== job 2153 ==
// DiscriminantCalculator
module DiscriminantCalculator(
    input signed [31:0] SphereX,
    input signed [31:0] SphereY,
    input signed [31:0] SphereZ,
    input [31:0] SphereRadius,
    input signed [31:0] RayStartX,
    input signed [31:0] RayStartY,
    input signed [31:0] RayStartZ,
    input signed [31:0] RayDirX,
    input signed [31:0] RayDirY,
    input signed [31:0] RayDirZ,
    output signed [31:0] Discriminant,
    output signed [31:0] B_out,
    output QuickIntersects,
    input CLK,
    input aresetn,
    input InputValid,
    output InputReady,
    output OutputReady
    );
Size in the first run: ~18,000 cells after synthesis, ~340 flip-flops, about 170,000 µm² of cells after synthesis.
Settings: LEC_CHECK=0, CAP_MARGIN=5, CELL_PAD_IN_SITES_DETAIL_PLACEMENT=1, CELL_PAD_IN_SITES_GLOBAL_PLACEMENT=2, CORE_MARGIN=5, CORE_UTILIZATION=38, CTS_CLUSTER_SIZE=75, GPL_TIMING_DRIVEN=1, HOLD_SLACK_MARGIN=0.16, MAX_ROUTING_LAYER=met4, SLEW_MARGIN=35; clock period 17.2 ns.
run.sh (not shown) runs the stock make flow with config.mk's settings and CLKGATE_MAP_FILE=.
Edits applied to the flow inputs when going from job 2153 to job 7602:
- swapping 5 for 20 in CAP_MARGIN
- clearing GPL_TIMING_DRIVEN, which used to be 1
- clearing CELL_PAD_IN_SITES_GLOBAL_PLACEMENT, which used to be 2
- swapping 38 for 40 in CORE_UTILIZATION
- clearing CELL_PAD_IN_SITES_DETAIL_PLACEMENT, which used to be 1
- swapping 35 for 20 in SLEW_MARGIN
- clearing HOLD_SLACK_MARGIN, which used to be 0.16
- clearing CTS_CLUSTER_SIZE, which used to be 75
- clearing MAX_ROUTING_LAYER, which used to be met4
- swapping 5 for 2 in CORE_MARGIN
- swapping 17.2 for 10.5 in the clock period (ns, I/O delays scaled along)
[summary]
Looking at job 2153 and job 7602, the delay of the slowest cell on the worst path is a wash.
In job 7602, post-detailed-route wirelength per cell is lower than in job 2153.
Going from job 2153 to job 7602, number of diodes lost 13; sequential share of layout area closely matched the old numbers.
Delta (job 7602 minus job 2153): design area went up 1.4%.
Of the two values seen for capturing element of the worst setup path, A[27] was produced by job 7602 and A[23] by job 2153.
What job 4719 does differently from job 7602 at the input level:
- the clock period (ns, I/O delays scaled along): 10.5 -> 11.0
Results
As far as total length of routed met2 wires is concerned, job 7602 and job 4719 perform about the same. Lower number of nets in the finished design goes to job 4719 over job 7602. Relative to job 7602, setup slack of the critical path after layout increased by 270 ps in job 4719.
Setup changes, job 4719 to job 796
- CORE_UTILIZATION: 40 -> 65
- the clock period (ns, I/O delays scaled along): 11.0 -> 10.5
[summary]
- Job 796 | status: complete | timing, DRC, antenna: pass
- Job 4719 → job 796: worst stage delay on the critical path held steady; wire length on met3 higher.
- Summary of job 796 over job 4719: non-clock buffer count higher, wire length reported by the detailed router went down about 2%.
- Job 796 leaves less setup margin than job 4719.
- Comparing the two runs side by side, job 796 comes out ahead of job 4719 on first-pass GRT wire length.
- Number of levels the H-tree was split into came out exactly the same in job 4719 and job 796.
- On total track usage, the lower figure sits with job 4719, not job 796.
- The standard cells in job 796 occupy less silicon area than those in job 4719 do.
Here is what was changed in the inputs of job 1122 compared with job 796.
- CORE_UTILIZATION: 65 -> 56
- the clock period (ns, I/O delays scaled along): 10.5 -> 7.57
### Flow results
- Job 796 → job 1122: worst setup slack saw a decrease, utilization after layout saw a decrease, routed wire length saw an increase.
- Compared with job 796, job 1122 shows design area that has gone up by more than 10%.
- Across job 796 and job 1122, a clean result was obtained everywhere but in job 1122.
- Lower relative area change from synthesis to final layout was reported by job 796, not job 1122.

---

JK:
DiscriminantCalculator again, from the RTL that the note above started with.
Settings: LEC_CHECK=0, ABC_AREA=1, CAP_MARGIN=20, CORE_ASPECT_RATIO=0.5, CORE_MARGIN=2, CORE_UTILIZATION=72, CTS_CLUSTER_DIAMETER=376, CTS_CLUSTER_SIZE=98, HOLD_SLACK_MARGIN=-0.1, PLACE_DENSITY=0.39, SETUP_SLACK_MARGIN=-0.2, SLEW_MARGIN=20, TNS_END_PERCENT=5; clock period 6.61 ns.
Tool error ODB-0269 stopped JK during global routing (5_1_grt); no final results.
--- input diff JK..MS ---
- PLACE_DENSITY no longer set, was 0.39
- TNS_END_PERCENT no longer set, was 5
- CORE_ASPECT_RATIO no longer set, was 0.5
- CTS_CLUSTER_DIAMETER no longer set, was 376
- CTS_CLUSTER_SIZE no longer set, was 98
- SETUP_SLACK_MARGIN now -0.48, was -0.2
- HOLD_SLACK_MARGIN now -0.09, was -0.1
- ABC_AREA no longer set, was 1
- the clock period (ns, I/O delays scaled along) now 7.44, was 6.61
[summary]
- What the final checks of MS revealed, after a flow that finished every stage, was a layout that fails on negative setup slack.
- Against JK, MS reports a weighted congestion reported at the end of routability-driven placement that is lower.
- JK has a higher number of cells after detailed placement than MS.
- Height of the die: MS vs JK up about 40%
- MS vs. JK: HPWL after detailed placement down about 11%; post-synth design cell area decreased by 4.5% relative to the old numbers; placeable core area saw a decrease; number of port buffers neither gained nor lost much; total number of placement rows grew by 38%.
Inputs modified between MS and AL:
- HOLD_SLACK_MARGIN: -0.09 -> unset
- CTS_CLUSTER_SIZE: unset -> 76
- SETUP_SLACK_MARGIN: -0.48 -> 0.75
- CTS_CLUSTER_DIAMETER: unset -> 201
- PLACE_DENSITY: unset -> 0.35
- ABC_AREA: unset -> 1
- the clock period (ns, I/O delays scaled along): 7.44 -> 2.77
--- outcome ---
- Layout checks on MS: not met. Flow itself completed; violations: negative setup slack.
- No final results exist for AL, since it was stopped by error GRT-0232 during global routing (5_1_grt).
- Summary: with MS as the reference, vertical extent of the die in AL moved up by a few percent.
- Max post-synthesis chip area from yosys across MS and AL: AL
- MS → AL: final HPWL from detailed placement moved up, CTS buffer count shrank by 34.
- MS -> AL: number of cell rows increased by a few percent
- Changes observed in AL relative to MS: count of buffers inserted at the top-level ports has remained practically unchanged; area after synthesis has increased; synthesized-area fraction occupied by ao, oa, aoi and oai cells has decreased.
- AL ended with more synthesized cell count than MS.
Relative to AL, the following input files were edited for TR:
- PLACE_DENSITY no longer set, was 0.35
- CORE_UTILIZATION now 71, was 72
- HOLD_SLACK_MARGIN now 0.25, previously not set
- SETUP_SLACK_MARGIN no longer set, was 0.75
- CTS_CLUSTER_DIAMETER no longer set, was 201
- ABC_AREA no longer set, was 1
- CTS_CLUSTER_SIZE now 43, was 76
- the clock period (ns, I/O delays scaled along) now 7.43, was 2.77
Total die size, AL and TR, higher one = AL. Synthesis area per yosys delta for TR relative to AL: about 4.5% lower. | TR | all stages done | FAIL | negative setup slack |. The lower TritonCTS buffer count of AL and TR is in AL. Synthesized area: TR lower than AL. Delta (TR minus AL): die width lower.
